==> flow/design.v <==
module FA_Structural(a,b,cin,sum,cout);
	input a,b,cin;
    output sum,cout;
    wire x,y,z;
    xor(x,a,b);
    xor(sum,x,cin);
    and(y,cin,x);
    and(z,a,b);
    or(cout,y,z);
endmodule
module RPA(a,b,cin,sum,cout);
	input [63:0] a,b;
    input cin;
    output wire [63:0] sum;
    output wire cout;
	wire c0,c1,c2,c3,c4,c5,c6,c7,c8,c9,c10,c11,c12,c13,c14,c15,c16,c17,c18,c19,c20,c21,c22,c23,c24,c25,c26,c27,c28,c29,c30,c31,c32,c33,c34,c35,c36,c37,c38,c39,c40,c41,c42,c43,c44,c45,c46,c47,c48,c49,c50,c51,c52,c53,c54,c55,c56,c57,c58,c59,c60,c61,c62;
	FA_Structural fa1(a[0],b[0],cin,sum[0],c0);
	FA_Structural fa2(a[1],b[1],c0,sum[1],c1);
	FA_Structural fa3(a[2],b[2],c1,sum[2],c2);
	FA_Structural fa4(a[3],b[3],c2,sum[3],c3);
    FA_Structural fa5(a[4],b[4],c3,sum[4],c4);
    FA_Structural fa6(a[5],b[5],c4,sum[5],c5);
    FA_Structural fa7(a[6],b[6],c5,sum[6],c6);
    FA_Structural fa8(a[7],b[7],c6,sum[7],c7);
    FA_Structural fa9(a[8],b[8],c7,sum[8],c8);
    FA_Structural fa10(a[9],b[9],c8,sum[9],c9);
    FA_Structural fa11(a[10],b[10],c9,sum[10],c10);
    FA_Structural fa12(a[11],b[11],c10,sum[11],c11);
    FA_Structural fa13(a[12],b[12],c11,sum[12],c12);
    FA_Structural fa14(a[13],b[13],c12,sum[13],c13);
    FA_Structural fa15(a[14],b[14],c13,sum[14],c14);
    FA_Structural fa16(a[15],b[15],c14,sum[15],c15);
    FA_Structural fa17(a[16],b[16],c15,sum[16],c16);
    FA_Structural fa18(a[17],b[17],c16,sum[17],c17);
    FA_Structural fa19(a[18],b[18],c17,sum[18],c18);
    FA_Structural fa20(a[19],b[19],c18,sum[19],c19);
    FA_Structural fa21(a[20],b[20],c19,sum[20],c20);
    FA_Structural fa22(a[21],b[21],c20,sum[21],c21);
    FA_Structural fa23(a[22],b[22],c21,sum[22],c22);
    FA_Structural fa24(a[23],b[23],c22,sum[23],c23);
    FA_Structural fa25(a[24],b[24],c23,sum[24],c24);
    FA_Structural fa26(a[25],b[25],c24,sum[25],c25);
    FA_Structural fa27(a[26],b[26],c25,sum[26],c26);
    FA_Structural fa28(a[27],b[27],c26,sum[27],c27);
    FA_Structural fa29(a[28],b[28],c27,sum[28],c28);
    FA_Structural fa30(a[29],b[29],c28,sum[29],c29);
    FA_Structural fa31(a[30],b[30],c29,sum[30],c30);
    FA_Structural fa32(a[31],b[31],c30,sum[31],c31);
    FA_Structural fa33(a[32],b[32],c31,sum[32],c32);
    FA_Structural fa34(a[33],b[33],c32,sum[33],c33);
    FA_Structural fa35(a[34],b[34],c33,sum[34],c34);
    FA_Structural fa36(a[35],b[35],c34,sum[35],c35);
    FA_Structural fa37(a[36],b[36],c35,sum[36],c36);	
    FA_Structural fa38(a[37],b[37],c36,sum[37],c37);
    FA_Structural fa39(a[38],b[38],c37,sum[38],c38);
    FA_Structural fa40(a[39],b[39],c38,sum[39],c39);
    FA_Structural fa41(a[40],b[40],c39,sum[40],c40);
    FA_Structural fa42(a[41],b[41],c40,sum[41],c41);
    FA_Structural fa43(a[42],b[42],c41,sum[42],c42);
    FA_Structural fa44(a[43],b[43],c42,sum[43],c43);
    FA_Structural fa45(a[44],b[44],c43,sum[44],c44);
    FA_Structural fa46(a[45],b[45],c44,sum[45],c45);
    FA_Structural fa47(a[46],b[46],c45,sum[46],c46);
    FA_Structural fa48(a[47],b[47],c46,sum[47],c47);
    FA_Structural fa49(a[48],b[48],c47,sum[48],c48);
    FA_Structural fa50(a[49],b[49],c48,sum[49],c49);
    FA_Structural fa51(a[50],b[50],c49,sum[50],c50);
    FA_Structural fa52(a[51],b[51],c50,sum[51],c51);
    FA_Structural fa53(a[52],b[52],c51,sum[52],c52);
    FA_Structural fa54(a[53],b[53],c52,sum[53],c53);
    FA_Structural fa55(a[54],b[54],c53,sum[54],c54);
    FA_Structural fa56(a[55],b[55],c54,sum[55],c55);
    FA_Structural fa57(a[56],b[56],c55,sum[56],c56);
    FA_Structural fa58(a[57],b[57],c56,sum[57],c57);
    FA_Structural fa59(a[58],b[58],c57,sum[58],c58);
    FA_Structural fa60(a[59],b[59],c58,sum[59],c59);
    FA_Structural fa61(a[60],b[60],c59,sum[60],c60);
    FA_Structural fa62(a[61],b[61],c60,sum[61],c61);
    FA_Structural fa63(a[62],b[62],c61,sum[62],c62);
    FA_Structural fa64(a[63],b[63],c62,sum[63],cout);
endmodule
module swap(input [63:0]in1, input [63:0]in2, output reg [63:0]out1, output reg [63:0]out2);
    always @(in1 or in2)
    begin
        if(in2[62:0]>in1[62:0])
        begin
            out2 = in1;
            out1 = in2;
        end
        else
        begin
            out1 = in1;
            out2 = in2;
        end
    end
endmodule
module shifter(input [63:0]A, input [10:0]shift, output [63:0]B);
    assign B = A>>shift;
endmodule
module split(input [63:0]A, output sign, output [10:0]exp, output [51:0]man);
    assign sign = A[63];
    assign exp  = A[62:52];
    assign man  = A[51:0];
endmodule
module dfa(input [63:0] I1, input [63:0] I2, output reg [63:0] Final_exp);
    wire[63:0] A,B;
    swap SW(I1,I2,A,B); 
    wire S1,S2;        
    wire [10:0] E1,E2; 
    wire [51:0] M1,M2; 
    split SP1(A,S1,E1,M1); 
    split SP2(B,S2,E2,M2); 
    wire [10:0]Expdiff; 
    assign Expdiff = E1-E2;
    wire [63:0] T1,T2,T3;  
    assign T1= {|E1,M1};   
    assign T2= {|E2,M2};   
    shifter BS(T2,Expdiff,T3); 
    wire [63:0]T4;
    assign T4 = {64{S1^S2}}^T3; 
    wire [63:0]Sum;
    wire Carry;
    RPA C1(T1,T4,S1^S2,Sum,Carry); 
    reg [51:0] M3,tmp; 
    reg [10:0] E3;
    integer i, j;
    reg found;
    always @(*)
    begin
        i=53;
        j=0;
        found=1'b0;
        tmp=Sum[51:0];
        if(Sum[53]==1)
        begin 
            M3=Sum[52:1];
            E3 = E1 + 1'b1;
        end
        else if(Sum[52]==0)
        begin
            for(j=1;j<=52;j=j+1)
            begin
                if(!found && Sum[52-j]==1'b1)
                begin
                    i=j;
                    found=1'b1;
                end
            end
            E3=E1-i;
            tmp=Sum[51:0];
            M3=tmp<<i;
        end
        else
        begin
            M3=Sum[51:0];
            E3=E1;
        end
    end
    always@(*) begin
        if(&E1 == 1'b1 || &E2 == 1'b1) begin
            Final_exp = 64'b0_11111111111_1111111111111111111111111111111111111111111111111111;	
        end
        else if((|E1== 1'b0) && (|M1[51:0]== 1'b0)) begin
            Final_exp = {S2,E2,M2[51:0]};
        end
        else if((|E2== 1'b0) && (|M2[51:0]== 1'b0)) begin
            Final_exp = {S1,E1,M1[51:0]};
        end
        else if(Sum[63:0] == 63'b0) begin
            Final_exp=64'b0;
        end
        else begin
            Final_exp = {S1,{11{|Sum}} & E3,M3};
        end
    end
endmodule
module fp64_add(input clk, input [63:0] a, input [63:0] b, output reg [63:0] s);
    reg  [63:0] a_q, b_q;
    wire [63:0] sum;
    dfa u_dfa(.I1(a_q), .I2(b_q), .Final_exp(sum));
    always @(posedge clk) begin
        a_q <= a;
        b_q <= b;
        s   <= sum;
    end
endmodule
==> flow/run.sh <==
#!/bin/bash
# the make line also repeats each setting of config.mk as NAME=value (left out here)
make -C /OpenROAD-flow-scripts/flow DESIGN_CONFIG=/design/flow/config.mk WORK_HOME=/design/flow/orfs CLKGATE_MAP_FILE= finish
==> flow/config.mk <==
export PLATFORM = sky130hd
export DESIGN_NAME = fp64_add
export DESIGN_NICKNAME = fp64_add
export VERILOG_FILES = /design/flow/design.v
export SDC_FILE = /design/flow/constraint.sdc
export NUM_CORES = 4
export LEC_CHECK = 0
export CAP_MARGIN = 20
export CELL_PAD_IN_SITES_DETAIL_PLACEMENT = 1
export CELL_PAD_IN_SITES_GLOBAL_PLACEMENT = 2
export CORE_MARGIN = 2
export CORE_UTILIZATION = 25
export CTS_CLUSTER_DIAMETER = 104
export CTS_CLUSTER_SIZE = 93
export MIN_ROUTING_LAYER = met2
export SLEW_MARGIN = 10
export TNS_END_PERCENT = 50
==> flow/constraint.sdc <==
create_clock -name core_clock -period 44.2 [get_ports {clk}]
set_input_delay 8.8400 -clock core_clock [delete_from_list [all_inputs] [get_ports {clk}]]
set_output_delay 8.8400 -clock core_clock [all_outputs]
set_load 0.01 [all_outputs]
==> results of run 1 <==
metal layers:
metal / vias to the layer above / track usage [%] / routed length, um
met3: 1742 / 67.0 / 59500
li1: 10200 / - / -
met5: - / 39.7 / 3910
met2: 11000 / 60.8 / 68000
met1: 10400 / - / 0
met4: 99 / 21.9 / 19600
through the flow:
step	instances	area (sq um)	setup slack (ns)	total power (W)
6_report	3957	24300	8.59	0.00175
5_1_grt	3926	24200	7.56	0.00177
4_1_cts	3901	24100	9.94	0.00163
3_5_place_dp	3869	23400	9.99	0.00145
3_3_place_gp	3863	23400	9.37	0.00145
2_1_floorplan	2719	20200	11.83	0.000871
area by class of cell:
| type | count | area (sq um) |
|---|---|---|
| Antenna cell | 47 | 118 |
| Clock buffer | 17 | 425 |
| Clock inverter | 15 | 220 |
| Fill cell | 9656 | 55900 |
| Inverter | 149 | 559 |
| Multi-Input combinational cell | 2182 | 15100 |
| Sequential cell | 192 | 3840 |
| Tap cell | 1060 | 1330 |
| Timing Repair Buffer | 295 | 2680 |
==> flow_summary.json, run 1 <==
{
  "worstPathMaxFanout": 76,
  "wirelength_um": 151000,
  "synth_seq_share_pct": 19.1,
  "warnings": 28,
  "fmax_mhz": 28.1,
  "ioPinCount": 193,
  "status": "finished with violations",
  "power_frac_comb_pct": 76.1,
  "aoi_share_pct": 28.1,
  "r2r_start": "a_q[52]",
  "cpMostUsedCell": "fa_1",
  "so.violations": "max-slew violations",
  "mux_area_share_pct": 11.1,
  "ys_area_sq_um": 20200,
  "p_seq_share_pct": 13.4,
  "maxPowerGroup": "combinational cells",
  "hp-start": "a_q[1]",
  "logic_family": "AND-OR/OR-AND gates",
  "p_leak_nw": 9.23,
  "gp_congestion": 1.09,
  "worstReg2RegEnd": "s[57]",
  "yosysCellCount": 2719,
  "cp-start-kind": "register",
  "die_y_um": 288,
  "ctsResizeCount": 0,
  "cts_htree_levels": 4,
  "clk-power_w": 0.000184,
  "routedWlPerCell_um": 38.2,
  "worstHoldEndpoint": "s[1]",
  "cts_sinks": 192,
  "finalSetupViolations": 0,
  "syn_area_per_cell_sq_um": 7.42,
  "chipArea_sq_um": 82900,
  "grt_max_degree": 72,
  "min_path_cells": 2,
  "syn-cell-area_sq_um": 20200,
  "ir_drop_v": 0.0000323,
  "r2r_slack_ns": 8.59,
  "antenna_found_initial": 5,
  "cp_top_family": "adder cells",
  "max-cap-violations": 0,
  "clock_latency_ns": 0.56,
  "viasPerCell": 8.46,
  "port_buffers": 192,
  "clk_path_buf_depth": 2,
  "grt_pass1_vias": 37600,
  "relSlewSlack_pct": -15.1,
  "dp_hpwl_um": 117000,
  "cts_hold_buf": 0,
  "yosysMostFrequentCell": "nand2_1",
  "coreArea_sq_um": 80200,
  "grt_overflow_total": 0,
  "synthTopCellsByCount": "341 x nand2_1, 264 x nor2_1, 254 x a21oi_1, 192 x dfxtp_1, 173 x o21ai_0",
  "cp_slowest_cell": "o21ai_0",
  "synth_cell_type_count": 98,
  "p_seq_w": 0.000234,
  "drt_iter0_drc": 8112,
  "finalHoldWorstSlack_ns": 0.696,
  "grt_pass1_wl_um": 205000,
  "setup_tns_ns": 0,
  "cp-endpoint": "s[57]",
  "p_sw_w": 0.00107,
  "flop_cell": "dfxtp_1",
  "ys.flops": 192,
  "internal_power_w": 0.000675,
  "pwr-share-clk_pct": 10.5,
  "post_cts_buffers": 0,
  "drt_first_pass_iters": 27,
  "clk_pin_slew_ns": 0.09,
  "cp_slowest_stage_delay_ns": 0.64,
  "crit_type": "register to register",
  "simple_gate_share_pct": 21.8,
  "ys_async_sr_fraction_pct": 0,
  "hold_class": "register to register",
  "rsz0062_at_grt": "false",
  "synthCells": 2719,
  "min_period_over_period_pct": 80.6,
  "crit_arrival_ns": 36.10,
  "final_nets": 3092,
  "p_comb_w": 0.00133,
  "row_count": 104,
  "edf_count": 0,
  "worst-path-stages": 107,
  "dieWidth_um": 288,
  "ys_sh_xor_pct": 3.42,
  "yosysTopAreaCell": "dfxtp_1",
  "startpoint": "a_q[52]",
  "root_buffer": "clkbuf_16",
  "synthTopCellsByArea": "dfxtp_1 19%, mux2i_1 6.4%, nand2_1 6.3%, a21oi_1 6.3%, fa_1 5.3%",
  "fin_util_pct": 30.3,
  "worst_slew_pin_slew_ns": 1.73,
  "crit_required_ns": 44.69,
  "grt.total_usage_pct": 54.1,
  "area_growth_syn_to_layout_pct": 20.4,
  "fin_crit_ns": 35.61,
  "finalHoldViolations": 0,
  "synth_nets": 2974,
  "swShare_pct": 61.4,
  "skew_ns": 0.0459,
  "top_area_share_pct": 19.1,
  "cts_tree": "done",
  "fp_util_pct": 25.2,
  "adder_share_pct": 9.79,
  "cts_buffers": 17,
  "ant_nets": 0,
  "yosysWarnings": 3,
  "vias": 33500,
  "maxSlewViolCount": 4,
  "drc_errors": 0,
  "pwr_density_cell_nw_per_um2": 72.0,
  "crit_path_end_kind": "register",
  "worstRegToRegCells": 107,
  "path_buffers": 13
}
==> inputs of run 2 (changes only) <==
Settings changed: CELL_PAD_IN_SITES_DETAIL_PLACEMENT 1 to default, CELL_PAD_IN_SITES_GLOBAL_PLACEMENT 2 to default, CORE_UTILIZATION 25 to 40, CTS_CLUSTER_DIAMETER 104 to 393, CTS_CLUSTER_SIZE 93 to 100, MIN_ROUTING_LAYER met2 to default, SETUP_SLACK_MARGIN from default to 1.43, SLEW_MARGIN 10 to 20, TNS_END_PERCENT 50 to default.
Clock period 44.2 ns to 30.0 ns, I/O delays scaled along.
==> flow_summary.json, run 2 <==
{
  "final_nets": 3129,
  "pwr-share-clk_pct": 9.6,
  "r2r_slack_ns": 1.84,
  "clk_path_buf_depth": 2,
  "p_seq_share_pct": 14.4,
  "cp-start-kind": "register",
  "grt.total_usage_pct": 43.0,
  "grt_util_met2_pct": 65.4,
  "max-cap-violations": 0,
  "mux_area_share_pct": 11.1,
  "antenna_found_initial": 7,
  "cts_hold_buf": 0,
  "ys_sh_xor_pct": 3.42,
  "adder_share_pct": 9.79,
  "met3_usage_pct": 11.6,
  "cts_sinks": 192,
  "ir_drop_v": 0.0000595,
  "ioPinCount": 193,
  "aoi_share_pct": 28.1,
  "yosysWarnings": 3,
  "ys_async_sr_fraction_pct": 0,
  "coreArea_sq_um": 50000,
  "die_y_um": 229,
  "worstReg2RegEnd": "s[38]",
  "relSlewSlack_pct": 15.6,
  "top_usage_layer": "met2",
  "crit_arrival_ns": 28.60,
  "port_buffers": 192,
  "p_sw_w": 0.00133,
  "worst-path-stages": 86,
  "area_growth_syn_to_layout_pct": 21.4,
  "ys.flops": 192,
  "fin_util_pct": 49.0,
  "synth_cell_type_count": 98,
  "dp_hpwl_um": 92000,
  "cts_tree": "done",
  "maxPowerGroup": "combinational cells",
  "startpoint": "b_q[60]",
  "skew_ns": 0.0276,
  "use_met1_pct": 52.8,
  "synthCells": 2719,
  "synth_nets": 2974,
  "pwr_density_cell_nw_per_um2": 97.2,
  "yosysMostFrequentCell": "nand2_1",
  "edf_count": 0,
  "cp_top_family": "adder cells",
  "worst_slew_pin_slew_ns": 1.27,
  "worstHoldEndpoint": "s[1]",
  "cp-endpoint": "s[38]",
  "clock_latency_ns": 0.51,
  "swShare_pct": 55.9,
  "root_buffer": "clkbuf_16",
  "finalHoldViolations": 0,
  "p_comb_w": 0.00181,
  "chipArea_sq_um": 52200,
  "grt_overflow_total": 0,
  "clk-power_w": 0.000227,
  "cp_slowest_cell": "a21oi_1",
  "flop_cell": "dfxtp_1",
  "maxSlewViolCount": 0,
  "fmax_mhz": 35.5,
  "grt_pass1_vias": 22800,
  "internal_power_w": 0.00105,
  "path_buffers": 6,
  "cp_slowest_stage_delay_ns": 0.68,
  "logic_family": "AND-OR/OR-AND gates",
  "synthTopCellsByCount": "341 x nand2_1, 264 x nor2_1, 254 x a21oi_1, 192 x dfxtp_1, 173 x o21ai_0",
  "cts_buffers": 17,
  "vias": 24300,
  "grt_max_degree": 68,
  "worstPathMaxFanout": 38,
  "setup_tns_ns": 0,
  "row_count": 82,
  "drc_errors": 0,
  "clk_pin_slew_ns": 0.08,
  "fp_util_pct": 40.4,
  "crit_path_end_kind": "register",
  "synthTopCellsByArea": "dfxtp_1 19%, mux2i_1 6.4%, nand2_1 6.3%, a21oi_1 6.3%, fa_1 5.3%",
  "top_area_share_pct": 19.1,
  "rsz0062_at_grt": "false",
  "cpMostUsedCell": "fa_2",
  "warnings": 27,
  "hp-start": "a_q[1]",
  "simple_gate_share_pct": 21.8,
  "crit_required_ns": 30.44,
  "grt_pass1_wl_um": 164000,
  "power.total_w": 0.00238,
  "synth_seq_share_pct": 19.1,
  "status": "complete, no violations",
  "dieWidth_um": 229,
  "cts_htree_levels": 4,
  "hold_class": "register to register",
  "worstRegToRegCells": 86,
  "syn-cell-area_sq_um": 20200,
  "syn_area_per_cell_sq_um": 7.42,
  "power_frac_comb_pct": 76.1,
  "viasPerCell": 6.81,
  "yosysCellCount": 2719,
  "yosysTopAreaCell": "dfxtp_1",
  "finalSetupViolations": 0,
  "drt_first_pass_iters": 12,
  "p_leak_nw": 9.44,
  "min_path_cells": 2,
  "fin_crit_ns": 28.16,
  "gp_congestion": 1.12,
  "wirelength_um": 116000,
  "ant_nets": 0,
  "routedWlPerCell_um": 32.7,
  "p_seq_w": 0.000342,
  "ys_area_sq_um": 20200,
  "crit_type": "register to register",
  "drt_iter0_drc": 3811,
  "r2r_start": "b_q[60]",
  "min_period_over_period_pct": 93.9
}
-- run 2: area by class of cell --
class	count	area [sq um]
timing repair inverter	1	5.00
clock buffer	19	443
sequential	192	3870
multi-input combinational	2184	15500
antenna	4	10.0
fill	4907	25500
timing repair buffer	329	3060
clock inverter	12	123
inverter	149	582
tap	672	841
-- run 2: what timing repair did --
item / 4_1_cts / 5_1_grt
resized: 9 / 85
setup buffers: 7 / 19
pin swaps: 6 / 24
gates cloned: 2 / 1
endpoints found under the setup margin: 63 / 62
-- run 2: per-stage QoR --
stage	cells	instance area (sq um)	setup WS (ns)	hold WS, ns
5_1_grt	3560	24500	1.37	0.667
3_5_place_dp	3498	23300	0.140	0.596
6_report	3562	24500	1.84	0.647
2_1_floorplan	2719	20400	1.44	0.483
4_1_cts	3538	24000	1.50	0.617
3_3_place_gp	3497	23300	0.249	0.575
-- run 2: per-layer routing --
metal  part of all wire [%]  vias up  wire [um]
li1                       -    10300          -
met1                     37    11600      43400
met2                     42     1899      49400
met3                     11      447      13000
met4                    9.1        6      10600
met5                  0.033        -         39
==> inputs of run 3 (changes only) <==
Settings changed: CAP_MARGIN 20 to 30, CELL_PAD_IN_SITES_GLOBAL_PLACEMENT from default to 0, CORE_UTILIZATION 40 to 55, CTS_CLUSTER_DIAMETER 393 to default, CTS_CLUSTER_SIZE 100 to 90, HOLD_SLACK_MARGIN from default to 0.16, SETUP_SLACK_MARGIN 1.43 to -2.0, TNS_END_PERCENT from default to 75.
Clock period 30.0 ns to 26.7 ns, I/O delays scaled along.
==> flow_summary.json, run 3 <==
{
  "synth_cell_type_count": 98,
  "min_period_over_period_pct": 106,
  "fmax_mhz": 35.3,
  "p_seq_share_pct": 12.5,
  "viasPerCell": 7.38,
  "cts_htree_levels": 4,
  "crit_type": "register to register",
  "synthCells": 2719,
  "r2r_slack_ns": -1.64,
  "syn_area_per_cell_sq_um": 7.42,
  "cp_top_family": "adder cells",
  "ys.flops": 192,
  "cp-start-kind": "register",
  "hp-start": "a_q[63]",
  "cp-endpoint": "s[50]",
  "warnings": 30,
  "aoi_share_pct": 28.1,
  "cts_tree": "done",
  "worst_slew_pin_slew_ns": 1.25,
  "place_area_sq_um": 26300,
  "yosysMostFrequentCell": "nand2_1",
  "syn-cell-area_sq_um": 20200,
  "adder_share_pct": 9.79,
  "swShare_pct": 53.9,
  "worstReg2RegEnd": "s[50]",
  "r2r_start": "a_q[53]",
  "dp_slack_ns": -0.887,
  "crit_arrival_ns": 28.68,
  "clk_pin_slew_ns": 0.10,
  "cts_buffers": 17,
  "cts_sinks": 192,
  "ys_area_sq_um": 20200,
  "worst-path-stages": 89,
  "p_comb_w": 0.00233,
  "ys_async_sr_fraction_pct": 0,
  "die_y_um": 195,
  "internal_power_w": 0.00137,
  "dieWidth_um": 195,
  "p_sw_w": 0.00160,
  "final_nets": 3544,
  "wirelength_um": 118000,
  "p_seq_w": 0.000372,
  "synthTopCellsByCount": "341 x nand2_1, 264 x nor2_1, 254 x a21oi_1, 192 x dfxtp_1, 173 x o21ai_0",
  "area_growth_syn_to_layout_pct": 34.2,
  "simple_gate_share_pct": 21.8,
  "grt_overflow_total": 0,
  "ys_sh_xor_pct": 3.42,
  "maxPowerGroup": "combinational cells",
  "crit_required_ns": 27.04,
  "drc_errors": 0,
  "coreArea_sq_um": 36300,
  "worst_slack_ns": -1.64,
  "root_buffer": "clkbuf_16",
  "clock_latency_ns": 0.50,
  "yosysTopAreaCell": "dfxtp_1",
  "synth_seq_share_pct": 19.1,
  "row_count": 70,
  "ir_drop_v": 0.0000703,
  "fin_crit_ns": 28.34,
  "finalSetupViolations": 64,
  "post_cts_buffers": 0,
  "crit_path_end_kind": "register",
  "design_area_sq_um": 27100,
  "grt_pass1_vias": 26500,
  "pwr-share-clk_pct": 9.0,
  "power_frac_comb_pct": 78.5,
  "finalHoldWorstSlack_ns": 0.685,
  "edf_count": 0,
  "drt_iter0_drc": 6795,
  "cts_hold_buf": 0,
  "top_area_share_pct": 19.1,
  "fin_util_pct": 74.5,
  "grt_max_degree": 58,
  "skew_ns": 0.0286,
  "worstPathMaxFanout": 17,
  "yosysCellCount": 2719,
  "fp_util_pct": 55.5,
  "relSlewSlack_pct": 16.6,
  "antenna_found_initial": 19,
  "dp_hpwl_um": 86700,
  "status": "finished with violations",
  "grt_pass1_wl_um": 173000,
  "chipArea_sq_um": 38200,
  "cpMostUsedCell": "fa_2",
  "placed_cells": 3731,
  "clk_path_buf_depth": 2,
  "grt.total_usage_pct": 61.6,
  "clk-power_w": 0.000267,
  "max-cap-violations": 0,
  "vias": 27900,
  "min_path_cells": 2,
  "ioPinCount": 193,
  "cp_slowest_stage_delay_ns": 0.91,
  "logic_family": "AND-OR/OR-AND gates",
  "hold_class": "register to register",
  "p_leak_nw": 11.4,
  "routedWlPerCell_um": 31.1,
  "synth_nets": 2974,
  "flop_cell": "dfxtp_1",
  "so.violations": "negative setup slack",
  "synthTopCellsByArea": "dfxtp_1 19%, mux2i_1 6.4%, nand2_1 6.3%, a21oi_1 6.3%, fa_1 5.3%",
  "cp_slowest_cell": "a311oi_2",
  "ant_nets": 0,
  "gp_congestion": 1.25,
  "worstHoldEndpoint": "s[63]",
  "path_buffers": 10,
  "port_buffers": 192,
  "drt_first_pass_iters": 15,
  "finalHoldViolations": 0,
  "worstRegToRegCells": 89,
  "yosysWarnings": 3,
  "startpoint": "a_q[53]",
  "maxSlewViolCount": 0,
  "mux_area_share_pct": 11.1,
  "final_cells": 3784,
  "pwr_density_cell_nw_per_um2": 110
}
-- run 3: area by class of cell --
type / count / area, sq um
diodes: 14 / 35.0
fillers: 2694 / 9280
repair buffers: 747 / 6200
multi-input cells: 2182 / 15300
well taps: 468 / 586
flip-flops and latches: 192 / 3840
clock buffers: 20 / 457
clock inverters: 12 / 116
inverters: 149 / 559
-- run 3: per-stage QoR --
stage	TNS (ns)	total power, W
final	-63.12	0.00297
after global routing	-94.42	0.00304
after CTS	-39.67	0.00272
after detailed placement	-27.17	0.00245
after global placement	-5.37	0.00243
after floorplan	-76.99	0.00147
-- run 3: routing by layer --
metal,vias up,global-route usage [%],part of all wire (%)
met2,3092,82.6,38
li1,11200,-,-
met1,12600,66.7,32
met4,24,53.0,12
met3,1104,38.3,18
met5,-,9.71,0.37
-- run 3: timing repair --
| action | CTS | global route |
|---|---|---|
| hold endpoints to repair | 0 | 0 |
| gates resized | 0 | 4 |
| endpoints found under the setup margin | 0 | 18 |
==> inputs of run 4 (changes only) <==
Settings changed: CAP_MARGIN 30 to 20, CELL_PAD_IN_SITES_GLOBAL_PLACEMENT 0 to default, CORE_UTILIZATION 55 to 70, CTS_CLUSTER_SIZE 90 to default, HOLD_SLACK_MARGIN 0.16 to -0.08, SETUP_SLACK_MARGIN -2.0 to default, TNS_END_PERCENT 75 to default.
Clock period 26.7 ns to 12.4 ns, I/O delays scaled along.
==> flow_summary.json, run 4 <==
{
  "status": "did not finish",
  "lastStage": "3_5_place_dp",
  "error": "Error: detail_place.tcl, 38 bad optional access",
  "top_area_share_pct": 19.1,
  "adder_share_pct": 9.79,
  "syn_area_per_cell_sq_um": 7.42,
  "synthTopCellsByArea": "dfxtp_1 19%, mux2i_1 6.4%, nand2_1 6.3%, a21oi_1 6.3%, fa_1 5.3%",
  "fp_util_pct": 70.6,
  "synth_seq_share_pct": 19.1,
  "mux_area_share_pct": 11.1,
  "yosysMostFrequentCell": "nand2_1",
  "yosysWarnings": 3,
  "dieWidth_um": 174,
  "simple_gate_share_pct": 21.8,
  "yosysTopAreaCell": "dfxtp_1",
  "synthCells": 2719,
  "ys_async_sr_fraction_pct": 0,
  "ys_area_sq_um": 20200,
  "chipArea_sq_um": 30200,
  "synth_cell_type_count": 98,
  "die_y_um": 174,
  "coreArea_sq_um": 28500,
  "port_buffers": 192,
  "synth_nets": 2974,
  "synthTopCellsByCount": "341 x nand2_1, 264 x nor2_1, 254 x a21oi_1, 192 x dfxtp_1, 173 x o21ai_0",
  "ys.flops": 192,
  "logic_family": "AND-OR/OR-AND gates",
  "ioPinCount": 193,
  "row_count": 62,
  "syn-cell-area_sq_um": 20200,
  "aoi_share_pct": 28.1,
  "yosysCellCount": 2719,
  "flop_cell": "dfxtp_1",
  "gp_congestion": 1.41,
  "ys_sh_xor_pct": 3.42,
  "edf_count": 0
}
-- run 4: per-stage QoR --
step | setup slack, ns | power (W) | area (sq um) | cells
2_1_floorplan | -15.19 | 0.00323 | 20800 | 2719
3_3_place_gp | -13.52 | 0.00533 | 28300 | 3892
==> inputs of run 5 (changes only) <==
Settings changed: ABC_AREA from default to 1, CORE_UTILIZATION 70 to 62, CTS_CLUSTER_DIAMETER from default to 376, CTS_CLUSTER_SIZE from default to 99, HOLD_SLACK_MARGIN -0.08 to default, PLACE_DENSITY from default to 0.37.
Clock period 12.4 ns to 17.9 ns, I/O delays scaled along.
==> flow_summary.json, run 5 <==
{
  "synthTopCellsByArea": "dfxtp_1 19%, nand2_1 18%, nand3_1 11%, inv_1 6.8%, o21ai_0 5.7%",
  "adder_share_pct": 9.63,
  "cts_hold_buf": 0,
  "cts_htree_levels": 4,
  "mux_area_share_pct": 0.781,
  "synth_cell_type_count": 60,
  "placed_cells": 4597,
  "syn_area_per_cell_sq_um": 5.94,
  "syn-cell-area_sq_um": 20500,
  "yosysCellCount": 3450,
  "cts_buffers": 17,
  "dieWidth_um": 186,
  "yosysMostFrequentCell": "nand2_1",
  "die_y_um": 186,
  "logic_family": "simple AND/OR/NAND/NOR gates",
  "grt.total_usage_pct": 90.9,
  "place_area_sq_um": 28200,
  "gp_congestion": 1.27,
  "root_buffer": "clkbuf_16",
  "yosysWarnings": 3,
  "port_buffers": 192,
  "grt_overflow_total": 957,
  "synth_nets": 3705,
  "status": "did not finish",
  "dp_slack_ns": -9.57,
  "lastStage": "5_1_grt",
  "top_area_share_pct": 18.8,
  "clk_path_buf_depth": 2,
  "ys_async_sr_fraction_pct": 0,
  "ys_sh_xor_pct": 2.86,
  "synthTopCellsByCount": "967 x nand2_1, 442 x nand3_1, 370 x inv_1, 232 x o21ai_0, 222 x nor2_1",
  "flop_cell": "dfxtp_1",
  "yosysTopAreaCell": "dfxtp_1",
  "simple_gate_share_pct": 38.3,
  "synth_seq_share_pct": 18.8,
  "synthCells": 3450,
  "fp_util_pct": 63.0,
  "ioPinCount": 193,
  "ys_area_sq_um": 20500,
  "cts_sinks": 192,
  "aoi_share_pct": 18.2,
  "error": "[ERROR GRT-0116] Global routing finished with congestion. Check the congestion regions in the DRC Viewer.",
  "edf_count": 0,
  "ys.flops": 192,
  "dp_hpwl_um": 81200,
  "chipArea_sq_um": 34500,
  "coreArea_sq_um": 32500,
  "row_count": 66
}
==> run 5: metal layers <==
layer | track usage (%) | GRT overflow
met1 | 86.9 | 25
met2 | 106 | 624
met3 | 78.5 | 31
met4 | 97.0 | 274
met5 | 54.4 | 3
==> run 5: metrics by stage <==
stage | util (%) | total power [W] | setup TNS (ns)
floorplan | - | 0.00289 | -459.28
global placement | 86.7 | 0.00452 | -535.86
detailed placement | 86.7 | 0.00464 | -588.93
CTS | 94.2 | 0.00550 | -567.96
==> run 5: timing repair <==
item,CTS
gates resized,322
cloned,9
endpoints found under the setup margin,64
setup buffers,48
pin swaps,80
==> inputs of run 6 (changes only) <==
Settings changed: CORE_UTILIZATION 62 to 72, CTS_CLUSTER_DIAMETER 376 to 352, CTS_CLUSTER_SIZE 99 to 95, PLACE_DENSITY 0.37 to default, TNS_END_PERCENT from default to 40.
Clock period 17.9 ns to 16.5 ns, I/O delays scaled along.
==> flow_summary.json, run 6 <==
{
  "synthTopCellsByCount": "967 x nand2_1, 442 x nand3_1, 370 x inv_1, 232 x o21ai_0, 222 x nor2_1",
  "ys_area_sq_um": 20500,
  "yosysTopAreaCell": "dfxtp_1",
  "row_count": 61,
  "status": "did not finish",
  "synth_nets": 3705,
  "chipArea_sq_um": 29800,
  "synth_cell_type_count": 60,
  "logic_family": "simple AND/OR/NAND/NOR gates",
  "fp_util_pct": 73.4,
  "syn-cell-area_sq_um": 20500,
  "ioPinCount": 193,
  "port_buffers": 192,
  "syn_area_per_cell_sq_um": 5.94,
  "adder_share_pct": 9.63,
  "yosysWarnings": 3,
  "ys_async_sr_fraction_pct": 0,
  "ys_sh_xor_pct": 2.86,
  "yosysCellCount": 3450,
  "synthTopCellsByArea": "dfxtp_1 19%, nand2_1 18%, nand3_1 11%, inv_1 6.8%, o21ai_0 5.7%",
  "gp_congestion": 1.25,
  "edf_count": 0,
  "ys.flops": 192,
  "yosysMostFrequentCell": "nand2_1",
  "coreArea_sq_um": 27900,
  "mux_area_share_pct": 0.781,
  "synthCells": 3450,
  "top_area_share_pct": 18.8,
  "error": "[ERROR DPL-0038] Utilization greater than 100%, impossible to legalize",
  "flop_cell": "dfxtp_1",
  "simple_gate_share_pct": 38.3,
  "dieWidth_um": 173,
  "synth_seq_share_pct": 18.8,
  "aoi_share_pct": 18.2,
  "die_y_um": 173,
  "lastStage": "3_5_place_dp"
}
-- run 6: stage by stage --
step / power [W] / setup TNS [ns] / setup slack [ns]
global placement: 0.00484 / -623.37 / -10.01
floorplan: 0.00312 / -549.94 / -9.20
==> inputs of run 7 (changes only) <==
Settings changed: CORE_ASPECT_RATIO from default to 1.45, HOLD_SLACK_MARGIN from default to 0.28, PLACE_DENSITY from default to 0.38, SETUP_SLACK_MARGIN from default to 2.3.
==> flow_summary.json, run 7 <==
{
  "error": "Error: detail_place.tcl, 38 bad optional access",
  "status": "did not finish",
  "edf_count": 0,
  "top_area_share_pct": 18.8,
  "yosysCellCount": 3450,
  "ys_async_sr_fraction_pct": 0,
  "ys.flops": 192,
  "synth_cell_type_count": 60,
  "row_count": 74,
  "synthTopCellsByArea": "dfxtp_1 19%, nand2_1 18%, nand3_1 11%, inv_1 6.8%, o21ai_0 5.7%",
  "fp_util_pct": 73.1,
  "syn_area_per_cell_sq_um": 5.94,
  "synthTopCellsByCount": "967 x nand2_1, 442 x nand3_1, 370 x inv_1, 232 x o21ai_0, 222 x nor2_1",
  "yosysMostFrequentCell": "nand2_1",
  "ys_area_sq_um": 20500,
  "adder_share_pct": 9.63,
  "chipArea_sq_um": 29900,
  "synth_nets": 3705,
  "coreArea_sq_um": 28100,
  "port_buffers": 192,
  "syn-cell-area_sq_um": 20500,
  "yosysWarnings": 3,
  "ioPinCount": 193,
  "lastStage": "3_5_place_dp",
  "mux_area_share_pct": 0.781,
  "dieWidth_um": 144,
  "aoi_share_pct": 18.2,
  "synthCells": 3450,
  "die_y_um": 207,
  "logic_family": "simple AND/OR/NAND/NOR gates",
  "yosysTopAreaCell": "dfxtp_1",
  "flop_cell": "dfxtp_1",
  "synth_seq_share_pct": 18.8,
  "simple_gate_share_pct": 38.3,
  "gp_congestion": 1.34,
  "ys_sh_xor_pct": 2.86
}
[run 7: stage by stage]
step              area [sq um]  setup TNS [ns]  setup WS (ns)
floorplan                21000         -549.94          -9.20
global placement         27900         -647.61         -10.42
==> inputs of run 8 (changes only) <==
Settings changed: ABC_AREA 1 to default, CORE_ASPECT_RATIO 1.45 to 0.5, CORE_MARGIN 2 to 10, CORE_UTILIZATION 72 to 56, CTS_CLUSTER_DIAMETER 352 to 227, CTS_CLUSTER_SIZE 95 to 94, HOLD_SLACK_MARGIN 0.28 to 0.29, PLACE_DENSITY 0.38 to 0.42, SETUP_SLACK_MARGIN 2.3 to -1.38, TNS_END_PERCENT 40 to 5.
Clock period 16.5 ns to 30.0 ns, I/O delays scaled along.
==> flow_summary.json, run 8 <==
{
  "fillers": 3126,
  "aoi_share_pct": 28.1,
  "ff_latch_area_sq_um": 3840,
  "chipArea_sq_um": 44500,
  "so.violations": "negative setup slack",
  "crit_path_end_kind": "register",
  "synthCells": 2719,
  "worstReg2RegEnd": "s[6]",
  "antenna_found_initial": 2,
  "ioPinCount": 193,
  "yosysWarnings": 3,
  "ant_nets": 0,
  "cpMostUsedCell": "fa_1",
  "p_seq_share_pct": 15.0,
  "hp-start": "a_q[63]",
  "gp_congestion": 1.18,
  "fin_crit_ns": 30.69,
  "startpoint": "a_q[14]",
  "finalSetupViolations": 52,
  "worst-path-stages": 90,
  "clk_path_buf_depth": 2,
  "fp_util_pct": 56.4,
  "max-cap-violations": 0,
  "clock_latency_ns": 0.48,
  "min_path_cells": 2,
  "clk_pin_slew_ns": 0.08,
  "dieWidth_um": 288,
  "ys_area_sq_um": 20200,
  "maxPowerGroup": "combinational cells",
  "internal_power_w": 0.000989,
  "synthTopCellsByCount": "341 x nand2_1, 264 x nor2_1, 254 x a21oi_1, 192 x dfxtp_1, 173 x o21ai_0",
  "ir_drop_v": 0.0000899,
  "relSlewSlack_pct": 2.45,
  "crit_arrival_ns": 31.08,
  "final_cells": 3369,
  "worstPathMaxFanout": 43,
  "worst_slew_pin_slew_ns": 1.46,
  "fin_util_pct": 66.4,
  "finalHoldViolations": 0,
  "yosysTopAreaCell": "dfxtp_1",
  "drc_errors": 0,
  "power_frac_comb_pct": 74.4,
  "p_comb_w": 0.00166,
  "maxSlewViolCount": 0,
  "synth_cell_type_count": 98,
  "top_area_share_pct": 19.1,
  "finalHoldWorstSlack_ns": 0.682,
  "p_seq_w": 0.000334,
  "routedWlPerCell_um": 31.3,
  "crit_type": "register to register",
  "mux_area_share_pct": 11.1,
  "cts_sinks": 192,
  "cp_top_family": "adder cells",
  "cts_htree_levels": 4,
  "placed_cells": 3327,
  "die_y_um": 154,
  "cts_hold_buf": 0,
  "r2r_start": "a_q[14]",
  "ys_async_sr_fraction_pct": 0,
  "min_period_over_period_pct": 102,
  "grt.total_usage_pct": 45.0,
  "ys_sh_xor_pct": 3.42,
  "pwr-share-clk_pct": 10.7,
  "ys.flops": 192,
  "yosysCellCount": 2719,
  "cts_tree": "done",
  "root_buffer": "clkbuf_16",
  "grt_max_degree": 100,
  "worstRegToRegCells": 90,
  "final_nets": 3127,
  "vias": 25100,
  "warnings": 29,
  "worstHoldEndpoint": "s[63]",
  "syn_area_per_cell_sq_um": 7.42,
  "syn-cell-area_sq_um": 20200,
  "pwr_density_cell_nw_per_um2": 94.0,
  "setup_tns_ns": -17.94,
  "cp-start-kind": "register",
  "adder_share_pct": 9.79,
  "hold_class": "register to register",
  "cp_slowest_stage_delay_ns": 0.78,
  "cp-endpoint": "s[6]",
  "fmax_mhz": 32.6,
  "synth_nets": 2974,
  "synth_seq_share_pct": 19.1,
  "flop_cell": "dfxtp_1",
  "comb_area_sq_um": 15200,
  "grt_overflow_total": 0,
  "wirelength_um": 105000,
  "p_sw_w": 0.00124,
  "drt_first_pass_iters": 12,
  "drt_iter0_drc": 5695,
  "p_leak_nw": 9.39,
  "status": "finished with violations",
  "clk-power_w": 0.000239,
  "skew_ns": 0.0151,
  "cp_slowest_cell": "o311ai_0",
  "synthTopCellsByArea": "dfxtp_1 19%, mux2i_1 6.4%, nand2_1 6.3%, a21oi_1 6.3%, fa_1 5.3%",
  "simple_gate_share_pct": 21.8,
  "viasPerCell": 7.46,
  "edf_count": 0,
  "cts_buffers": 17,
  "port_buffers": 192,
  "r2r_slack_ns": -0.69,
  "grt_pass1_vias": 22600,
  "area_growth_syn_to_layout_pct": 17.8,
  "logic_family": "AND-OR/OR-AND gates",
  "path_buffers": 7,
  "row_count": 49,
  "dp_hpwl_um": 82200,
  "yosysMostFrequentCell": "nand2_1",
  "swShare_pct": 55.7,
  "crit_required_ns": 30.39,
  "worst_slack_ns": -0.687,
  "coreArea_sq_um": 35700,
  "grt_pass1_wl_um": 150000
}
## run 8: per-layer routing
layer	vias up	track usage (%)	routed length [um]	part of all wire, %
li1	10300	-	-	-
met1	11600	57.9	38600	37
met2	2625	58.6	38400	36
met4	10	18.9	6390	6.1
met3	575	27.4	21600	21
met5	-	1.59	434	0.41
## run 8: timing repair
action	CTS	global route
setup buffers	0	4
endpoints found under the setup margin	0	30
resized	0	18
## run 8: final cells by class
class / instances / share of cell area (%)
diodes: 1 / 0.0105
clock buffers: 19 / 1.87
clock inverters: 12 / 0.590
inverters: 149 / 2.38
multi-input cells: 2183 / 63.8
flip-flops and latches: 192 / 16.2
well taps: 484 / 2.55
repair buffers: 329 / 12.6
## run 8: stage by stage
step | cell area (sq um) | total power (W) | setup WS [ns]
5_1_grt | 23700 | 0.00228 | -1.42
3_3_place_gp | 23000 | 0.00185 | 0.100
4_1_cts | 23600 | 0.00210 | -0.474
3_5_place_dp | 23000 | 0.00186 | -0.391
2_1_floorplan | 20200 | 0.00129 | -1.37
6_report | 23700 | 0.00223 | -0.687
==> inputs of run 9 (changes only) <==
Settings changed: CORE_ASPECT_RATIO 0.5 to default, CORE_MARGIN 10 to 2, CORE_UTILIZATION 56 to 40, CTS_CLUSTER_DIAMETER 227 to 223, CTS_CLUSTER_SIZE 94 to 100, HOLD_SLACK_MARGIN 0.29 to default, PLACE_DENSITY 0.42 to default, SETUP_SLACK_MARGIN -1.38 to default.
==> flow_summary.json, run 9 <==
{
  "status": "complete, no violations",
  "worstPathMaxFanout": 4,
  "cts_tree": "done",
  "place_area_sq_um": 23600,
  "cts_htree_levels": 4,
  "synth_nets": 2974,
  "p_comb_w": 0.00182,
  "aoi_share_pct": 28.1,
  "grt_pass1_wl_um": 164000,
  "path_buffers": 7,
  "worst-path-stages": 99,
  "hp-start": "a_q[1]",
  "r2r_slack_ns": 0.65,
  "cts_buffers": 17,
  "ir_drop_v": 0.0000545,
  "max-cap-violations": 0,
  "cp_slowest_cell": "o41a_1",
  "yosysTopAreaCell": "dfxtp_1",
  "worst_slew_pin_slew_ns": 1.35,
  "ys.flops": 192,
  "clk_pin_slew_ns": 0.07,
  "grt.total_usage_pct": 43.1,
  "area_growth_syn_to_layout_pct": 21.4,
  "design_area_sq_um": 24500,
  "port_buffers": 192,
  "startpoint": "a_q[12]",
  "p_leak_nw": 9.62,
  "crit_arrival_ns": 29.70,
  "power_frac_comb_pct": 76.2,
  "p_seq_share_pct": 14.2,
  "fmax_mhz": 34.1,
  "comb_area_sq_um": 15300,
  "simple_gate_share_pct": 21.8,
  "maxSlewViolCount": 0,
  "dp_hpwl_um": 92500,
  "cp_slowest_stage_delay_ns": 0.52,
  "finalHoldViolations": 0,
  "finalSetupViolations": 0,
  "warnings": 30,
  "vias": 24600,
  "ys_async_sr_fraction_pct": 0,
  "ys_area_sq_um": 20200,
  "grt_overflow_total": 0,
  "top_area_share_pct": 19.1,
  "grt_max_degree": 102,
  "internal_power_w": 0.00106,
  "synthCells": 2719,
  "adder_share_pct": 9.79,
  "drc_errors": 0,
  "pwr_density_cell_nw_per_um2": 97.5,
  "worstReg2RegEnd": "s[60]",
  "cp-start-kind": "register",
  "min_path_cells": 2,
  "skew_ns": 0.0309,
  "coreArea_sq_um": 50000,
  "syn_area_per_cell_sq_um": 7.42,
  "crit_path_end_kind": "register",
  "min_period_over_period_pct": 97.8,
  "clk_path_buf_depth": 2,
  "p_seq_w": 0.000339,
  "r2r_start": "a_q[12]",
  "crit_type": "register to register",
  "wirelength_um": 117000,
  "worstHoldEndpoint": "s[1]",
  "yosysMostFrequentCell": "nand2_1",
  "placed_cells": 3546,
  "chipArea_sq_um": 52200,
  "synth_seq_share_pct": 19.1,
  "logic_family": "AND-OR/OR-AND gates",
  "hold_class": "register to register",
  "pwr-share-clk_pct": 9.6,
  "synthTopCellsByCount": "341 x nand2_1, 264 x nor2_1, 254 x a21oi_1, 192 x dfxtp_1, 173 x o21ai_0",
  "ff_latch_area_sq_um": 3850,
  "final_nets": 3161,
  "flop_cell": "dfxtp_1",
  "cp-endpoint": "s[60]",
  "crit_required_ns": 30.36,
  "antenna_found_initial": 7,
  "ys_sh_xor_pct": 3.42,
  "edf_count": 0,
  "yosysWarnings": 3,
  "yosysCellCount": 2719,
  "fp_util_pct": 40.4,
  "swShare_pct": 55.4,
  "ant_nets": 0,
  "maxPowerGroup": "combinational cells",
  "cts_hold_buf": 0,
  "die_y_um": 229,
  "ioPinCount": 193,
  "p_sw_w": 0.00132,
  "final_cells": 3594,
  "synthTopCellsByArea": "dfxtp_1 19%, mux2i_1 6.4%, nand2_1 6.3%, a21oi_1 6.3%, fa_1 5.3%",
  "worst_slack_ns": 0.654,
  "clk-power_w": 0.000229,
  "gp_congestion": 1.12,
  "cts_sinks": 192,
  "viasPerCell": 6.84,
  "row_count": 82,
  "mux_area_share_pct": 11.1,
  "clock_latency_ns": 0.51,
  "dp_slack_ns": 0.360,
  "cp_top_family": "adder cells",
  "fin_crit_ns": 29.35,
  "drt_first_pass_iters": 7,
  "fillers": 5042,
  "grt_pass1_vias": 22700,
  "routedWlPerCell_um": 32.4,
  "root_buffer": "clkbuf_16",
  "synth_cell_type_count": 98,
  "relSlewSlack_pct": 10.2,
  "dieWidth_um": 229,
  "cpMostUsedCell": "fa_1",
  "drt_iter0_drc": 3975,
  "worstRegToRegCells": 99,
  "syn-cell-area_sq_um": 20200
}
## run 9: area by class of cell
type | count | share of cell area [%]
sequential | 192 | 15.7
clock inverter | 13 | 0.491
inverter | 149 | 2.31
antenna | 3 | 0.0307
clock buffer | 19 | 1.85
multi-input combinational | 2182 | 62.5
timing repair buffer | 364 | 13.6
tap | 672 | 3.43
## run 9: per-layer routing
metal,GRT usage [%],wire [um],vias up
met3,11.1,13100,443
met5,0,51,-
met4,30.8,9770,8
li1,-,-,10400
met2,64.4,49500,1997
met1,53.9,44100,11700
## run 9: stage by stage
step / hold slack, ns / util (%) / setup TNS (ns) / total power (W)
after floorplan: 0.483 / - / 0 / 0.00130
after global placement: 0.616 / 47.2 / 0 / 0.00206
after detailed placement: 0.602 / 47.2 / 0 / 0.00205
after CTS: 0.631 / 48.4 / 0 / 0.00229
after global routing: 0.686 / 49.0 / -0.214 / 0.00245
final: 0.629 / 49.0 / 0 / 0.00239
## run 9: timing repair
| item | in CTS | in global routing |
|---|---|---|
| buffers inserted | 0 | 11 |
| gates resized | 0 | 52 |
| endpoints found under the setup margin | 0 | 60 |
==> inputs of run 10 (changes only) <==
Settings changed: CORE_UTILIZATION 40 to 58, CTS_CLUSTER_DIAMETER 223 to default, CTS_CLUSTER_SIZE 100 to 55, SETUP_SLACK_MARGIN from default to 4.88.
Clock period 30.0 ns to 16.9 ns, I/O delays scaled along.
==> flow_summary.json, run 10 <==
{
  "cts_hold_buf": 0,
  "ys_sh_xor_pct": 3.42,
  "cts_sinks": 192,
  "die_y_um": 190,
  "row_count": 68,
  "yosysTopAreaCell": "dfxtp_1",
  "flop_cell": "dfxtp_1",
  "ioPinCount": 193,
  "root_buffer": "clkbuf_16",
  "synth_seq_share_pct": 19.1,
  "yosysWarnings": 3,
  "placed_cells": 3955,
  "grt_overflow_total": 9,
  "yosysMostFrequentCell": "nand2_1",
  "dieWidth_um": 190,
  "synthCells": 2719,
  "synth_cell_type_count": 98,
  "error": "[ERROR GRT-0116] Global routing finished with congestion. Check the congestion regions in the DRC Viewer.",
  "adder_share_pct": 9.79,
  "synthTopCellsByArea": "dfxtp_1 19%, mux2i_1 6.4%, nand2_1 6.3%, a21oi_1 6.3%, fa_1 5.3%",
  "aoi_share_pct": 28.1,
  "status": "did not finish",
  "coreArea_sq_um": 34400,
  "syn_area_per_cell_sq_um": 7.42,
  "cts_htree_levels": 4,
  "port_buffers": 192,
  "clk_path_buf_depth": 2,
  "dp_hpwl_um": 85400,
  "yosysCellCount": 2719,
  "logic_family": "AND-OR/OR-AND gates",
  "lastStage": "5_1_grt",
  "gp_congestion": 1.33,
  "chipArea_sq_um": 36300,
  "ys_async_sr_fraction_pct": 0,
  "mux_area_share_pct": 11.1,
  "fp_util_pct": 58.7,
  "simple_gate_share_pct": 21.8,
  "ys.flops": 192,
  "syn-cell-area_sq_um": 20200,
  "edf_count": 0,
  "synthTopCellsByCount": "341 x nand2_1, 264 x nor2_1, 254 x a21oi_1, 192 x dfxtp_1, 173 x o21ai_0",
  "synth_nets": 2974,
  "ys_area_sq_um": 20200,
  "grt.total_usage_pct": 71.5,
  "top_area_share_pct": 19.1,
  "cts_buffers": 17
}
-- run 10: per-layer routing --
metal / overflow / track usage (%)
met1: 0 / 75.2
met2: 6 / 87.3
met3: 0 / 56.0
met4: 3 / 62.8
met5: 0 / 27.7
-- run 10: stage by stage --
step                      instance area [sq um]  worst slack (ns)  power, W  TNS [ns]
after floorplan                           20700            -10.69   0.00235   -637.20
after global placement                    28300             -9.80   0.00394   -602.51
after detailed placement                  28300            -10.21   0.00401   -629.27
after CTS                                 29200             -9.51   0.00451   -583.79
-- run 10: what timing repair did --
action	4_1_cts
pin swaps	20
endpoints found under the setup margin	64
buffers inserted	9
cloned	1
gates resized	68
==> inputs of run 11 (changes only) <==
Settings changed: CAP_MARGIN 20 to 35, CELL_PAD_IN_SITES_DETAIL_PLACEMENT from default to 1, CELL_PAD_IN_SITES_GLOBAL_PLACEMENT from default to 0, CORE_ASPECT_RATIO from default to 1.59, CORE_MARGIN 2 to 5, CORE_UTILIZATION 58 to 54, CTS_CLUSTER_DIAMETER from default to 364, CTS_CLUSTER_SIZE 55 to default, MAX_ROUTING_LAYER from default to met4, MIN_ROUTING_LAYER from default to met2, PLACE_DENSITY_LB_ADDON from default to 0.05, SETUP_SLACK_MARGIN 4.88 to -0.87, SLEW_MARGIN 20 to 25, TNS_END_PERCENT 5 to default.
Clock period 16.9 ns to 22.9 ns, I/O delays scaled along.
==> flow_summary.json, run 11 <==
{
  "synth_cell_type_count": 98,
  "chipArea_sq_um": 41400,
  "top_area_share_pct": 19.1,
  "yosysWarnings": 3,
  "ys.flops": 192,
  "row_count": 89,
  "edf_count": 0,
  "port_buffers": 192,
  "logic_family": "AND-OR/OR-AND gates",
  "error": "[ERROR DPL-0033] detailed placement checks failed during check placement.",
  "die_y_um": 254,
  "gp_congestion": 1.66,
  "ys_area_sq_um": 20200,
  "mux_area_share_pct": 11.1,
  "fp_util_pct": 54.4,
  "synthTopCellsByArea": "dfxtp_1 19%, mux2i_1 6.4%, nand2_1 6.3%, a21oi_1 6.3%, fa_1 5.3%",
  "yosysMostFrequentCell": "nand2_1",
  "synthCells": 2719,
  "yosysTopAreaCell": "dfxtp_1",
  "coreArea_sq_um": 37100,
  "syn-cell-area_sq_um": 20200,
  "yosysCellCount": 2719,
  "ioPinCount": 193,
  "lastStage": "3_5_place_dp",
  "simple_gate_share_pct": 21.8,
  "synth_nets": 2974,
  "status": "did not finish",
  "syn_area_per_cell_sq_um": 7.42,
  "aoi_share_pct": 28.1,
  "dieWidth_um": 163,
  "synthTopCellsByCount": "341 x nand2_1, 264 x nor2_1, 254 x a21oi_1, 192 x dfxtp_1, 173 x o21ai_0",
  "ys_async_sr_fraction_pct": 0,
  "synth_seq_share_pct": 19.1,
  "flop_cell": "dfxtp_1",
  "ys_sh_xor_pct": 3.42,
  "adder_share_pct": 9.79
}
-- run 11: per-stage QoR --
step	std cells	setup TNS (ns)	setup WS, ns	instance area, sq um	total power (W)
3_3_place_gp	3928	-257.40	-4.63	27900	0.00289
2_1_floorplan	2719	-250.89	-4.69	20800	0.00175
==> inputs of run 12 (changes only) <==
Settings changed: CAP_MARGIN 35 to 20, CELL_PAD_IN_SITES_DETAIL_PLACEMENT 1 to default, CELL_PAD_IN_SITES_GLOBAL_PLACEMENT 0 to default, CORE_ASPECT_RATIO 1.59 to default, CORE_MARGIN 5 to 2, CORE_UTILIZATION 54 to 58, CTS_CLUSTER_DIAMETER 364 to default, CTS_CLUSTER_SIZE from default to 55, MAX_ROUTING_LAYER met4 to default, MIN_ROUTING_LAYER met2 to default, PLACE_DENSITY_LB_ADDON 0.05 to default, SETUP_SLACK_MARGIN -0.87 to default, SLEW_MARGIN 25 to 20, TNS_END_PERCENT from default to 5.
Clock period 22.9 ns to 27.3 ns, I/O delays scaled along.
==> flow_summary.json, run 12 <==
{
  "pwr-share-clk_pct": 10.2,
  "worst_slack_ns": -0.281,
  "logic_family": "AND-OR/OR-AND gates",
  "finalHoldViolations": 0,
  "mux_area_share_pct": 11.1,
  "path_buffers": 11,
  "clk_path_buf_depth": 2,
  "swShare_pct": 55.5,
  "row_count": 68,
  "grt_pass1_vias": 23700,
  "p_sw_w": 0.00151,
  "adder_share_pct": 9.79,
  "final_cells": 3384,
  "hp-start": "a_q[53]",
  "yosysCellCount": 2719,
  "synth_nets": 2974,
  "clk-power_w": 0.000276,
  "cpMostUsedCell": "fa_2",
  "fmax_mhz": 36.3,
  "so.violations": "negative setup slack",
  "cp_slowest_stage_delay_ns": 0.58,
  "pwr_density_cell_nw_per_um2": 109,
  "setup_tns_ns": -1.78,
  "drc_errors": 0,
  "grt_overflow_total": 0,
  "grt.total_usage_pct": 59.1,
  "cts_hold_buf": 0,
  "aoi_share_pct": 28.1,
  "cts_htree_levels": 4,
  "grt_pass1_wl_um": 156000,
  "final_nets": 3159,
  "rsz0062_at_grt": "true",
  "ys_area_sq_um": 20200,
  "die_y_um": 190,
  "wirelength_um": 109000,
  "max-cap-violations": 0,
  "ioPinCount": 193,
  "cts_sinks": 192,
  "antenna_found_initial": 10,
  "status": "finished with violations",
  "maxSlewViolCount": 0,
  "dieWidth_um": 190,
  "crit_required_ns": 27.68,
  "cts_tree": "done",
  "port_buffers": 192,
  "cp-start-kind": "register",
  "routedWlPerCell_um": 32.2,
  "top_area_share_pct": 19.1,
  "cts_buffers": 17,
  "grt_max_degree": 102,
  "startpoint": "a_q[2]",
  "fin_crit_ns": 27.58,
  "power_frac_comb_pct": 75.7,
  "internal_power_w": 0.00121,
  "cp_top_family": "adder cells",
  "clk_pin_slew_ns": 0.10,
  "clock_latency_ns": 0.51,
  "placed_cells": 3307,
  "simple_gate_share_pct": 21.8,
  "synthTopCellsByArea": "dfxtp_1 19%, mux2i_1 6.4%, nand2_1 6.3%, a21oi_1 6.3%, fa_1 5.3%",
  "finalHoldWorstSlack_ns": 0.605,
  "chipArea_sq_um": 36300,
  "p_comb_w": 0.00206,
  "synth_cell_type_count": 98,
  "worstRegToRegCells": 91,
  "ir_drop_v": 0.000134,
  "finalSetupViolations": 13,
  "synthTopCellsByCount": "341 x nand2_1, 264 x nor2_1, 254 x a21oi_1, 192 x dfxtp_1, 173 x o21ai_0",
  "min_period_over_period_pct": 101,
  "ys_sh_xor_pct": 3.42,
  "r2r_start": "a_q[2]",
  "viasPerCell": 7.67,
  "p_seq_w": 0.000382,
  "syn-cell-area_sq_um": 20200,
  "skew_ns": 0.0274,
  "hold_class": "register to register",
  "min_path_cells": 2,
  "ys.flops": 192,
  "cp-endpoint": "s[34]",
  "cp_slowest_cell": "a2111oi_4",
  "flop_cell": "dfxtp_1",
  "drt_iter0_drc": 6432,
  "vias": 26000,
  "synthCells": 2719,
  "crit_type": "register to register",
  "root_buffer": "clkbuf_16",
  "p_leak_nw": 9.63,
  "worst_slew_pin_slew_ns": 1.31,
  "gp_congestion": 1.25,
  "fp_util_pct": 58.7,
  "relSlewSlack_pct": 11.8,
  "yosysMostFrequentCell": "nand2_1",
  "worstHoldEndpoint": "s[53]",
  "worst-path-stages": 91,
  "ant_nets": 0,
  "synth_seq_share_pct": 19.1,
  "warnings": 32,
  "maxPowerGroup": "combinational cells",
  "p_seq_share_pct": 14.1,
  "yosysWarnings": 3,
  "drt_first_pass_iters": 13,
  "edf_count": 0,
  "yosysTopAreaCell": "dfxtp_1",
  "syn_area_per_cell_sq_um": 7.42,
  "crit_arrival_ns": 27.96,
  "dp_hpwl_um": 78600,
  "area_growth_syn_to_layout_pct": 23.2,
  "crit_path_end_kind": "register",
  "worstReg2RegEnd": "s[34]",
  "coreArea_sq_um": 34400,
  "r2r_slack_ns": -0.28,
  "ys_async_sr_fraction_pct": 0,
  "worstPathMaxFanout": 18
}
[run 12: repair_timing]
action	CTS	global route
buffers inserted	0	29
gates resized	0	131
setup endpoints to repair	0	63
endpoints found under the hold margin	0	0
[run 12: layout make-up]
class	count	area, sq um
diodes	12	30.0
clock buffers	17	425
clock inverters	15	188
fillers	2713	9520
inverters	149	572
multi-input cells	2182	15800
flip-flops and latches	192	3910
well taps	455	569
repair buffers	362	3390
[run 12: through the flow]
step / power (W) / area, sq um / setup slack, ns / util, %
final: 0.00271 / 24900 / -0.281 / 72.3
after global routing: 0.00276 / 24800 / -0.847 / 72.2
after CTS: 0.00242 / 24000 / 0.248 / 69.9
after detailed placement: 0.00214 / 23400 / 0.336 / 68.1
after global placement: 0.00213 / 23400 / 0.499 / 68.1
after floorplan: 0.00145 / 20700 / -0.291 / -
[run 12: layer usage]
metal	part of all wire (%)	up-vias	GRT usage [%]	routed length [um]
li1	-	10400	-	-
met1	32	11700	68.0	35300
met2	37	2868	76.9	40500
met3	19	977	35.9	20300
met4	12	14	46.9	12600
met5	0.35	-	7.55	379
==> inputs of run 13 (changes only) <==
Settings changed: CORE_UTILIZATION 58 to 68, CTS_CLUSTER_SIZE 55 to 47, MAX_ROUTING_LAYER from default to met4, TNS_END_PERCENT 5 to default.
Clock period 27.3 ns to 24.7 ns, I/O delays scaled along.
==> flow_summary.json, run 13 <==
{
  "status": "did not finish",
  "lastStage": "4_1_cts",
  "error": "[ERROR DPL-0038] Utilization greater than 100%, impossible to legalize",
  "ys_area_sq_um": 20200,
  "yosysTopAreaCell": "dfxtp_1",
  "yosysMostFrequentCell": "nand2_1",
  "synthCells": 2719,
  "synth_nets": 2974,
  "dieWidth_um": 176,
  "coreArea_sq_um": 29400,
  "dp_hpwl_um": 90000,
  "aoi_share_pct": 28.1,
  "fp_util_pct": 68.6,
  "gp_congestion": 1.50,
  "synth_cell_type_count": 98,
  "ioPinCount": 193,
  "mux_area_share_pct": 11.1,
  "ys_async_sr_fraction_pct": 0,
  "synthTopCellsByArea": "dfxtp_1 19%, mux2i_1 6.4%, nand2_1 6.3%, a21oi_1 6.3%, fa_1 5.3%",
  "placed_cells": 3727,
  "synthTopCellsByCount": "341 x nand2_1, 264 x nor2_1, 254 x a21oi_1, 192 x dfxtp_1, 173 x o21ai_0",
  "port_buffers": 192,
  "row_count": 63,
  "syn_area_per_cell_sq_um": 7.42,
  "ys.flops": 192,
  "die_y_um": 176,
  "ys_sh_xor_pct": 3.42,
  "flop_cell": "dfxtp_1",
  "place_area_sq_um": 27000,
  "synth_seq_share_pct": 19.1,
  "adder_share_pct": 9.79,
  "syn-cell-area_sq_um": 20200,
  "yosysCellCount": 2719,
  "top_area_share_pct": 19.1,
  "yosysWarnings": 3,
  "logic_family": "AND-OR/OR-AND gates",
  "simple_gate_share_pct": 21.8,
  "edf_count": 0,
  "chipArea_sq_um": 31000
}
-- run 13: stage by stage --
step                      worst slack, ns  total power, W
after detailed placement            -2.59         0.00267
after global placement              -1.69         0.00257
after floorplan                     -2.89         0.00162
==> inputs of run 14 (changes only) <==
Settings changed: CORE_UTILIZATION 68 to 58, CTS_CLUSTER_SIZE 47 to default, MAX_ROUTING_LAYER met4 to default, SETUP_SLACK_MARGIN from default to -2.0.
Clock period 24.7 ns to 28.0 ns, I/O delays scaled along.
==> flow_summary.json, run 14 <==
{
  "flop_cell": "dfxtp_1",
  "simple_gate_share_pct": 21.8,
  "top_area_share_pct": 19.1,
  "dp_slack_ns": -0.867,
  "gp_congestion": 1.36,
  "synthCells": 2719,
  "ioPinCount": 193,
  "grt_overflow_total": 1,
  "coreArea_sq_um": 34400,
  "ctsResizeCount": 0,
  "fp_util_pct": 58.7,
  "lastStage": "5_1_grt",
  "synth_seq_share_pct": 19.1,
  "grt.total_usage_pct": 66.4,
  "mux_area_share_pct": 11.1,
  "cts_hold_buf": 0,
  "root_buffer": "clkbuf_16",
  "adder_share_pct": 9.79,
  "synthTopCellsByArea": "dfxtp_1 19%, mux2i_1 6.4%, nand2_1 6.3%, a21oi_1 6.3%, fa_1 5.3%",
  "cts_htree_levels": 4,
  "row_count": 68,
  "yosysCellCount": 2719,
  "ys_area_sq_um": 20200,
  "yosysMostFrequentCell": "nand2_1",
  "synth_nets": 2974,
  "synthTopCellsByCount": "341 x nand2_1, 264 x nor2_1, 254 x a21oi_1, 192 x dfxtp_1, 173 x o21ai_0",
  "yosysWarnings": 3,
  "synth_cell_type_count": 98,
  "post_cts_buffers": 0,
  "error": "[ERROR GRT-0116] Global routing finished with congestion. Check the congestion regions in the DRC Viewer.",
  "ys.flops": 192,
  "port_buffers": 192,
  "cts_buffers": 17,
  "logic_family": "AND-OR/OR-AND gates",
  "status": "did not finish",
  "dp_hpwl_um": 81700,
  "ys_async_sr_fraction_pct": 0,
  "aoi_share_pct": 28.1,
  "dieWidth_um": 190,
  "die_y_um": 190,
  "cts_sinks": 192,
  "clk_path_buf_depth": 2,
  "yosysTopAreaCell": "dfxtp_1",
  "chipArea_sq_um": 36300,
  "syn_area_per_cell_sq_um": 7.42,
  "ys_sh_xor_pct": 3.42,
  "syn-cell-area_sq_um": 20200,
  "edf_count": 0
}
-- run 14: metrics by stage --
step                      std cells  power, W  cell area (sq um)
after global placement         3732   0.00228              26400
after CTS                      3763   0.00256              26900
after detailed placement       3732   0.00231              26400
after floorplan                2719   0.00139              20300
-- run 14: layer usage --
metal | global-route usage, % | overflow
met3 | 51.9 | 0
met2 | 81.1 | 1
met4 | 56.0 | 0
met1 | 70.7 | 0
met5 | 26.1 | 0
No activity file was given, so power comes from the tool's default toggle rates.
